==> inputs of run Z <==
## pit
module pit(
	input               clk,
	input               rst_n,
	output              irq,
	input       [2:0]   io_address,
	input               io_read,
	output reg  [7:0]   io_readdata,
	input               io_write,
	input       [7:0]   io_writedata,
	output              speaker_out,
	input      [27:0]   clock_rate
);
reg [27:0] clk_rate;
always @(posedge clk) clk_rate <= clock_rate;
reg ce_system_counter;
reg [27:0] sum;
always @(posedge clk) begin : system_counter
	reg [27:0] sum_next;
	sum_next = sum + 28'd2386362;  
	ce_system_counter <= 1'b0;
	if(rst_n == 1'b0) sum <= 28'd0;
	else if(sum_next >= clk_rate) begin
		sum <= sum_next - clk_rate;
		ce_system_counter <= 1'b1;
	end
	else sum <= sum_next;
end
reg system_clock;
always @(posedge clk) begin
    if(rst_n == 1'b0)           system_clock <= 1'b0;
    else if(ce_system_counter)  system_clock <= ~system_clock;
end
always @(posedge clk) if(io_read) io_readdata <=
    (io_read && io_address == 0) ? counter_0_readdata :
    (io_read && io_address == 1) ? counter_1_readdata :
    (io_read && io_address == 2) ? counter_2_readdata :
    (io_read && io_address[2])   ? { 2'b0, spk_out, counter_1_toggle, 2'b0, speaker_enable, speaker_gate } :
  ...
clock: 4.18 ns
lec_check: 0
abc_area: 1
cap_margin: 20
core_margin: 2
core_utilization: 72
cts_cluster_diameter: 386
cts_cluster_size: 15
place_density_lb_addon: 0.3
setup_slack_margin: 1.11
slew_margin: 20
run.sh (not shown) runs the stock make flow with config.mk's settings and CLKGATE_MAP_FILE=.
==> run E (differences from run Z) <==
- ABC_AREA: 1 -> default
- CTS_CLUSTER_DIAMETER: 386 -> 119
- CTS_CLUSTER_SIZE: 15 -> default
- PLACE_DENSITY: default -> 0.66
- PLACE_DENSITY_LB_ADDON: 0.3 -> default
- SETUP_SLACK_MARGIN: 1.11 -> -0.46
==> flow/constraint.sdc (replaced) <==
create_clock -name core_clock -period 6.36 [get_ports {clk}]
set_input_delay 1.2720 -clock core_clock [delete_from_list [all_inputs] [get_ports {clk}]]
set_output_delay 1.2720 -clock core_clock [all_outputs]
set_load 0.01 [all_outputs]
==> comparison <==
- Against run E, the register-to-register slack of run Z is lower by 0.80 ns.
- Of run Z and run E, run Z has the higher area after synthesis (gap 0.42%, measured against run E).
- Against run Z, the non-clock buffer count of run E is lower by 51.
- Between run E and run Z, the lower clock skew is in run E (gap 0.016 ns).

==> 09-27 <==
==> flow/design.v <==
module pit_counter(
    input             clk,
    input             rst_n,
    input             clock,
    input             gate,
    output reg        out,
    input       [7:0] data_in,
    input             set_control_mode,
    input             latch_count,
    input             latch_status,
    input             write,
    input             read,
    output      [7:0] data_out
);
reg [2:0] mode;
always @(posedge clk) begin
    if(rst_n == 1'b0)         mode <= 3'd2;
    else if(set_control_mode) mode <= data_in[3:1];
end
reg bcd;
always @(posedge clk) begin
    if(rst_n == 1'b0)         bcd <= 1'd0;
    else if(set_control_mode) bcd <= data_in[0];
end
reg [1:0] rw_mode;
always @(posedge clk) begin
    if(rst_n == 1'b0)         rw_mode <= 2'd1;
    else if(set_control_mode) rw_mode <= data_in[5:4];
end
reg [7:0] counter_l;
always @(posedge clk) begin
    if(rst_n == 1'b0)                               counter_l <= 8'd0;
    else if(set_control_mode)                       counter_l <= 8'd0;
    else if(write && rw_mode == 2'd3 && ~msb_write) counter_l <= data_in;
    else if(write && rw_mode == 2'd1)               counter_l <= data_in;
end
reg [7:0] counter_m;
always @(posedge clk) begin
    if(rst_n == 1'b0)                               counter_m <= 8'd0;
    else if(set_control_mode)                       counter_m <= 8'd0;
    else if(write && rw_mode == 2'd3 && msb_write)  counter_m <= data_in;
    else if(write && rw_mode == 2'd2)               counter_m <= data_in;
end
reg [7:0] output_l;
always @(posedge clk) begin
    if(rst_n == 1'b0)                       output_l <= 8'd0;
    else if(latch_count && ~output_latched) output_l <= counter[7:0];
    else if(~output_latched)                output_l <= counter[7:0];
end
reg [7:0] output_m;
always @(posedge clk) begin
    if(rst_n == 1'b0)                       output_m <= 8'd0;
    else if(latch_count && ~output_latched) output_m <= counter[15:8];
    else if(~output_latched)                output_m <= counter[15:8];
end
reg output_latched;
always @(posedge clk) begin
    if(rst_n == 1'b0)                               output_latched <= 1'b0;
    else if(set_control_mode)                       output_latched <= 1'b0;
    else if(latch_count)                            output_latched <= 1'b1;
    else if(read && (rw_mode != 2'd3 || msb_read))  output_latched <= 1'b0;
end
reg null_counter;
always @(posedge clk) begin
    if(rst_n == 1'b0)                                null_counter <= 1'b0;
    else if(set_control_mode)                        null_counter <= 1'b1;
    else if(write && (rw_mode != 2'd3 || msb_write)) null_counter <= 1'b1;
    else if(load)                                    null_counter <= 1'b0;
end
reg msb_write;
always @(posedge clk) begin
    if(rst_n == 1'b0)                       msb_write <= 1'b0;
    else if(set_control_mode)               msb_write <= 1'b0;
    else if(write_pulse && rw_mode == 2'd3) msb_write <= ~msb_write;
end
reg msb_read;
always @(posedge clk) begin
    if(rst_n == 1'b0)                      msb_read <= 1'b0;
    else if(set_control_mode)              msb_read <= 1'b0;
    else if(read_pulse && rw_mode == 2'd3) msb_read <= ~msb_read;
end
reg [7:0] status;
always @(posedge clk) begin
    if(rst_n == 1'b0)                        status <= 8'd0;
    else if(latch_status && ~status_latched) status <= { out, null_counter, rw_mode, mode, bcd };
end
reg status_latched;
always @(posedge clk) begin
    if(rst_n == 1'b0)           status_latched <= 1'b0;
    else if(set_control_mode)   status_latched <= 1'b0;
    else if(latch_status)       status_latched <= 1'b1;
    else if(read)               status_latched <= 1'b0;
end
assign data_out =
    (status_latched)               ? status   :
    (rw_mode == 2'd3 && ~msb_read) ? output_l :
    (rw_mode == 2'd3 &&  msb_read) ? output_m :
    (rw_mode == 2'd1)              ? output_l :
                                     output_m;
reg two_byte_write;
always @(posedge clk) begin
    if(rst_n == 1'b0)                 two_byte_write <= 1'b0;
    else if(write && rw_mode == 2'd3) two_byte_write <= 1'b1;
    else if(set_control_mode || load) two_byte_write <= 1'b0;
end
reg set_control_mode_last;
always @(posedge clk) set_control_mode_last <= set_control_mode;
reg set_control_mode_pulse;
always @(posedge clk) set_control_mode_pulse <= set_control_mode_last & ~set_control_mode;
reg write_last;
always @(posedge clk) write_last <= write;
reg write_pulse;
always @(posedge clk) write_pulse <= write_last & ~write;
reg read_last;
always @(posedge clk) read_last <= read;
reg read_pulse;
always @(posedge clk) read_pulse <= read_last & ~read;
reg clock_last;
always @(posedge clk) clock_last <= clock;
reg clock_pulse;
always @(posedge clk) clock_pulse <= clock_last & ~clock;
reg gate_last;
always @(posedge clk) gate_last <= gate;
reg gate_sampled;
always @(posedge clk) begin
    if(rst_n == 1'b0)             gate_sampled <= 1'b0;
    else if(~clock_last && clock) gate_sampled <= gate;
end
reg trigger;
always @(posedge clk) begin
    if(rst_n == 1'b0)             trigger <= 1'b0;
    else if(~gate_last && gate)   trigger <= 1'b1;
    else if(~clock_last && clock) trigger <= 1'b0;
end
reg trigger_sampled;
always @(posedge clk) begin
    if(rst_n == 1'b0)            trigger_sampled <= 1'b0;
    else if(~clock_last & clock) trigger_sampled <= trigger;
end
always @(posedge clk) begin
    if(rst_n == 1'b0)                                                 out <= 1'b1;
    else if(set_control_mode_pulse && mode      == 3'd0)              out <= 1'b0;
    else if(set_control_mode_pulse && mode      == 3'd1)              out <= 1'b1;
    else if(set_control_mode_pulse && mode[1:0] == 2'd2)              out <= 1'b1;
    else if(set_control_mode_pulse && mode[1:0] == 2'd3)              out <= 1'b1;
    else if(set_control_mode_pulse && mode      == 3'd4)              out <= 1'b1;
    else if(set_control_mode_pulse && mode      == 3'd5)              out <= 1'b1;
    else if(mode      == 3'd0 && (load || two_byte_write))            out <= 1'b0;
    else if(mode      == 3'd0 && counter == 16'd1 && enable)          out <= 1'b1;
    else if(mode      == 3'd1 && load)                                out <= 1'b0;
    else if(mode      == 3'd1 && counter == 16'd1 && enable)          out <= 1'b1;
    else if(mode[1:0] == 2'd2 && ~gate)                               out <= 1'b1;
    else if(mode[1:0] == 2'd2 && load)                                out <= 1'b1;
    else if(mode[1:0] == 2'd2 && counter == 16'd2 && enable)          out <= 1'b0;
    else if(mode[1:0] == 2'd3 && ~gate)                               out <= 1'b1;
    else if(mode[1:0] == 2'd3 && load && loaded && ~trigger_sampled)  out <= ~out;
    else if(mode      == 3'd4 && counter == 16'd1 && enable)          out <= 1'b0;
    else if(mode      == 3'd4 && counter == 16'd0 && enable)          out <= 1'b1;
    else if(mode      == 3'd5 && counter == 16'd1 && enable)          out <= 1'b0;
    else if(mode      == 3'd5 && counter == 16'd0 && enable)          out <= 1'b1;
end
reg written;
always @(posedge clk) begin
    if(rst_n == 1'b0)                                    written <= 1'b0;
    else if(set_control_mode)                            written <= 1'b0;
    else if(write_pulse && rw_mode != 2'd3)              written <= 1'b1;
    else if(write_pulse && rw_mode == 2'd3 && msb_write) written <= 1'b1;
    else if(load)                                        written <= 1'b0;
end
reg control_set;
always @(posedge clk) begin
    if(rst_n == 1'b0)         control_set <= 1'b0;
    else if(set_control_mode) control_set <= 1'b1;
    else if(load)             control_set <= 1'b0;
end
reg loaded;
always @(posedge clk) begin
    if(rst_n == 1'b0)         loaded <= 1'b0;
    else if(set_control_mode) loaded <= 1'b0;
    else if(load)             loaded <= 1'b1;
end
wire load = 
    (mode      == 3'd0 &&   written) ||                  
    clock_pulse && (
    (mode      == 3'd1 &&   trigger_sampled) ||
    (mode[1:0] == 2'd2 && ((written && control_set) || trigger_sampled || (loaded && gate_sampled && counter == 16'd1))) ||
    (mode[1:0] == 2'd3 && ((written && control_set) || trigger_sampled || (loaded && gate_sampled && counter == ((counter_l[0] & out) ? 16'd0 : 16'd2)))) ||
    (mode      == 3'd4 &&   written) ||
    (mode      == 3'd5 && ((written && control_set) || loaded) && trigger_sampled)
);
wire enable = ~load && loaded && clock_pulse && (
    (mode      == 3'd0 && gate_sampled && ~two_byte_write) ||
    (mode      == 3'd1) ||
    (mode[1:0] == 2'd2 && gate_sampled) ||
    (mode[1:0] == 2'd3 && gate_sampled) ||
    (mode      == 3'd4 && gate_sampled) ||
    (mode      == 3'd5)
);
wire [15:0] counter_minus_1 =
    (bcd && !counter[15:0]) ? 16'h9999 :
    (bcd && !counter[11:0]) ? { counter[15:12] - 1'd1, 12'h999 } :
    (bcd && !counter[7:0])  ? { counter[15:8]  - 1'd1,   8'h99 } :
    (bcd && !counter[3:0])  ? { counter[15:4]  - 1'd1,    4'h9 } :
                                counter - 1'd1;
reg [15:0] counter;
always @(posedge clk) begin
    if(rst_n == 1'b0) counter <= 16'd0;
    else if(load)     counter <= {counter_m, counter_l[7:1], counter_l[0] & (mode[1:0] != 2'd3)};
    else if(enable)   counter <= counter_minus_1 - (mode[1:0] == 2'd3);
end
endmodule
module pit(
	input               clk,
	input               rst_n,
	output              irq,
	input       [2:0]   io_address,
	input               io_read,
	output reg  [7:0]   io_readdata,
	input               io_write,
	input       [7:0]   io_writedata,
	output              speaker_out,
	input      [27:0]   clock_rate
);
reg [27:0] clk_rate;
always @(posedge clk) clk_rate <= clock_rate;
reg ce_system_counter;
reg [27:0] sum;
always @(posedge clk) begin : system_counter
	reg [27:0] sum_next;
	sum_next = sum + 28'd2386362;  
	ce_system_counter <= 1'b0;
	if(rst_n == 1'b0) sum <= 28'd0;
	else if(sum_next >= clk_rate) begin
		sum <= sum_next - clk_rate;
		ce_system_counter <= 1'b1;
	end
	else sum <= sum_next;
end
reg system_clock;
always @(posedge clk) begin
    if(rst_n == 1'b0)           system_clock <= 1'b0;
    else if(ce_system_counter)  system_clock <= ~system_clock;
end
always @(posedge clk) if(io_read) io_readdata <=
    (io_read && io_address == 0) ? counter_0_readdata :
    (io_read && io_address == 1) ? counter_1_readdata :
    (io_read && io_address == 2) ? counter_2_readdata :
    (io_read && io_address[2])   ? { 2'b0, spk_out, counter_1_toggle, 2'b0, speaker_enable, speaker_gate } :
                                     8'd0;  
reg [5:0] counter_1_cnt;
always @(posedge clk) begin
    if(rst_n == 1'b0)                                       counter_1_cnt <= 6'd0;
    else if(ce_system_counter && counter_1_cnt == 6'd35)    counter_1_cnt <= 6'd0;
    else if(ce_system_counter)                              counter_1_cnt <= counter_1_cnt + 6'd1;
end
reg counter_1_toggle;
always @(posedge clk) begin
    if(rst_n == 1'b0)                                       counter_1_toggle <= 1'b0;
    else if(ce_system_counter && counter_1_cnt == 6'd35)    counter_1_toggle <= ~(counter_1_toggle);
end
reg speaker_gate;
always @(posedge clk) begin
    if(rst_n == 1'b0)                  speaker_gate <= 1'b0;
    else if(io_write && io_address[2]) speaker_gate <= io_writedata[0];
end
reg speaker_enable;
always @(posedge clk) begin
    if(rst_n == 1'b0)                  speaker_enable <= 1'b0;
    else if(io_write && io_address[2]) speaker_enable <= io_writedata[1];
end
assign speaker_out = spk_out & speaker_enable;
wire [7:0] counter_0_readdata;
wire [7:0] counter_1_readdata;
wire [7:0] counter_2_readdata;
pit_counter pit_counter_0(
    .clk                (clk),
    .rst_n              (rst_n),
    .clock              (system_clock),      
    .gate               (1'b1),              
    .out                (irq),               
    .data_in            (io_writedata),                                                                                                                                       
    .set_control_mode   (io_write && io_address == 3 && io_writedata[7:6] == 2'b00 && io_writedata[5:4] != 2'b00),                                                            
    .latch_count        (io_write && io_address == 3 && ((io_writedata[7:6] == 2'b00 && io_writedata[5:4] == 2'b00) || (io_writedata[7:5] == 3'b110 && io_writedata[1]))),    
    .latch_status       (io_write && io_address == 3 && io_writedata[7:6] == 2'b11 && io_writedata[4] == 1'b0 && io_writedata[1]),                                            
    .write              (io_write && io_address == 0),                                                                                                                        
    .read               (io_read  && io_address == 0),                                                                                                                        
    .data_out           (counter_0_readdata)     
);
pit_counter pit_counter_1(
    .clk                (clk),
    .rst_n              (rst_n),
    .clock              (system_clock),      
    .gate               (1'b1),              
    /*verilator lint_off PINNOCONNECT*/
    .out                (),                  
    /*verilator lint_on PINNOCONNECT*/
    .data_in            (io_writedata),                                                                                                                                       
    .set_control_mode   (io_write && io_address == 3 && io_writedata[7:6] == 2'b01 && io_writedata[5:4] != 2'b00),                                                            
    .latch_count        (io_write && io_address == 3 && ((io_writedata[7:6] == 2'b01 && io_writedata[5:4] == 2'b00) || (io_writedata[7:5] == 3'b110 && io_writedata[2]))),    
    .latch_status       (io_write && io_address == 3 && io_writedata[7:6] == 2'b11 && io_writedata[4] == 1'b0 && io_writedata[2]),                                            
    .write              (io_write && io_address == 1),                                                                                                                        
    .read               (io_read  && io_address == 1),                                                                                                                        
    .data_out           (counter_1_readdata)     
);
wire spk_out;
pit_counter pit_counter_2(
    .clk                (clk),
    .rst_n              (rst_n),
    .clock              (system_clock),      
    .gate               (speaker_gate),      
    .out                (spk_out),           
    .data_in            (io_writedata),                                                                                                                                       
    .set_control_mode   (io_write && io_address == 3 && io_writedata[7:6] == 2'b10 && io_writedata[5:4] != 2'b00),                                                            
    .latch_count        (io_write && io_address == 3 && ((io_writedata[7:6] == 2'b10 && io_writedata[5:4] == 2'b00) || (io_writedata[7:5] == 3'b110 && io_writedata[3]))),    
    .latch_status       (io_write && io_address == 3 && io_writedata[7:6] == 2'b11 && io_writedata[4] == 1'b0 && io_writedata[3]),                                            
    .write              (io_write && io_address == 2),                                                                                                                        
    .read               (io_read  && io_address == 2),                                                                                                                        
    .data_out           (counter_2_readdata)     
);
endmodule
==> flow/run.sh <==
#!/bin/bash
# the make line also repeats each setting of config.mk as NAME=value (left out here)
make -C /OpenROAD-flow-scripts/flow DESIGN_CONFIG=/design/flow/config.mk WORK_HOME=/design/flow/orfs CLKGATE_MAP_FILE= finish
==> flow/config.mk <==
export PLATFORM = sky130hd
export DESIGN_NAME = pit
export DESIGN_NICKNAME = pit
export VERILOG_FILES = /design/flow/design.v
export SDC_FILE = /design/flow/constraint.sdc
export NUM_CORES = 4
export LEC_CHECK = 0
export ABC_AREA = 1
export CAP_MARGIN = 20
export CORE_MARGIN = 2
export CORE_UTILIZATION = 70
export CTS_CLUSTER_SIZE = 14
export PLACE_DENSITY_LB_ADDON = 0.1
export SLEW_MARGIN = 20
==> flow/constraint.sdc <==
create_clock -name core_clock -period 3.39 [get_ports {clk}]
set_input_delay 0.6780 -clock core_clock [delete_from_list [all_inputs] [get_ports {clk}]]
set_output_delay 0.6780 -clock core_clock [all_outputs]
set_load 0.01 [all_outputs]
==> inputs of 03-17, as changes to 09-27 <==
==> flow/config.mk (replaced) <==
export PLATFORM = sky130hd
export DESIGN_NAME = pit
export DESIGN_NICKNAME = pit
export VERILOG_FILES = /design/flow/design.v
export SDC_FILE = /design/flow/constraint.sdc
export NUM_CORES = 4
export LEC_CHECK = 0
export CAP_MARGIN = 20
export CORE_MARGIN = 2
export CORE_UTILIZATION = 65
export SLEW_MARGIN = 20
==> flow/constraint.sdc (replaced) <==
create_clock -name core_clock -period 5.12 [get_ports {clk}]
set_input_delay 1.0240 -clock core_clock [delete_from_list [all_inputs] [get_ports {clk}]]
set_output_delay 1.0240 -clock core_clock [all_outputs]
set_load 0.01 [all_outputs]
==> inputs of 01-14, as changes to 09-27 <==
==> flow/config.mk (replaced) <==
export PLATFORM = sky130hd
export DESIGN_NAME = pit
export DESIGN_NICKNAME = pit
export VERILOG_FILES = /design/flow/design.v
export SDC_FILE = /design/flow/constraint.sdc
export NUM_CORES = 4
export LEC_CHECK = 0
export CAP_MARGIN = 15
export CORE_MARGIN = 2
export CORE_UTILIZATION = 72
export PLACE_DENSITY = 0.67
export SETUP_SLACK_MARGIN = -0.61
export SLEW_MARGIN = 20
==> flow/constraint.sdc (replaced) <==
create_clock -name core_clock -period 7.88 [get_ports {clk}]
set_input_delay 1.5760 -clock core_clock [delete_from_list [all_inputs] [get_ports {clk}]]
set_output_delay 1.5760 -clock core_clock [all_outputs]
set_load 0.01 [all_outputs]
==> results.txt <==
flow finished, numbers: Layout Check Fails setup timing, Pre-Place Util roughly 70%, YS chip area approximately 0.018 mm², Final WS setup -0.2671 ns, setup violators final 29, status finished with violations
-- figures above: 09-27

==> results.txt <==
flow finished, numbers: status no timing/DRC/antenna violations, Placed Area ~0.018 mm², Final WS setup 2.911 ns, Synthesized Nets around 2300, YS chip area 0.01744 mm², Pre-Place Util 73.87%, nets ~2200
-- figures above: 01-14

==> results.txt <==
flow finished, numbers: status no timing/DRC/antenna violations, Pre-Place Util 66.56%, YS chip area 0.01744 mm², setup violators final 0
-- figures above: 03-17

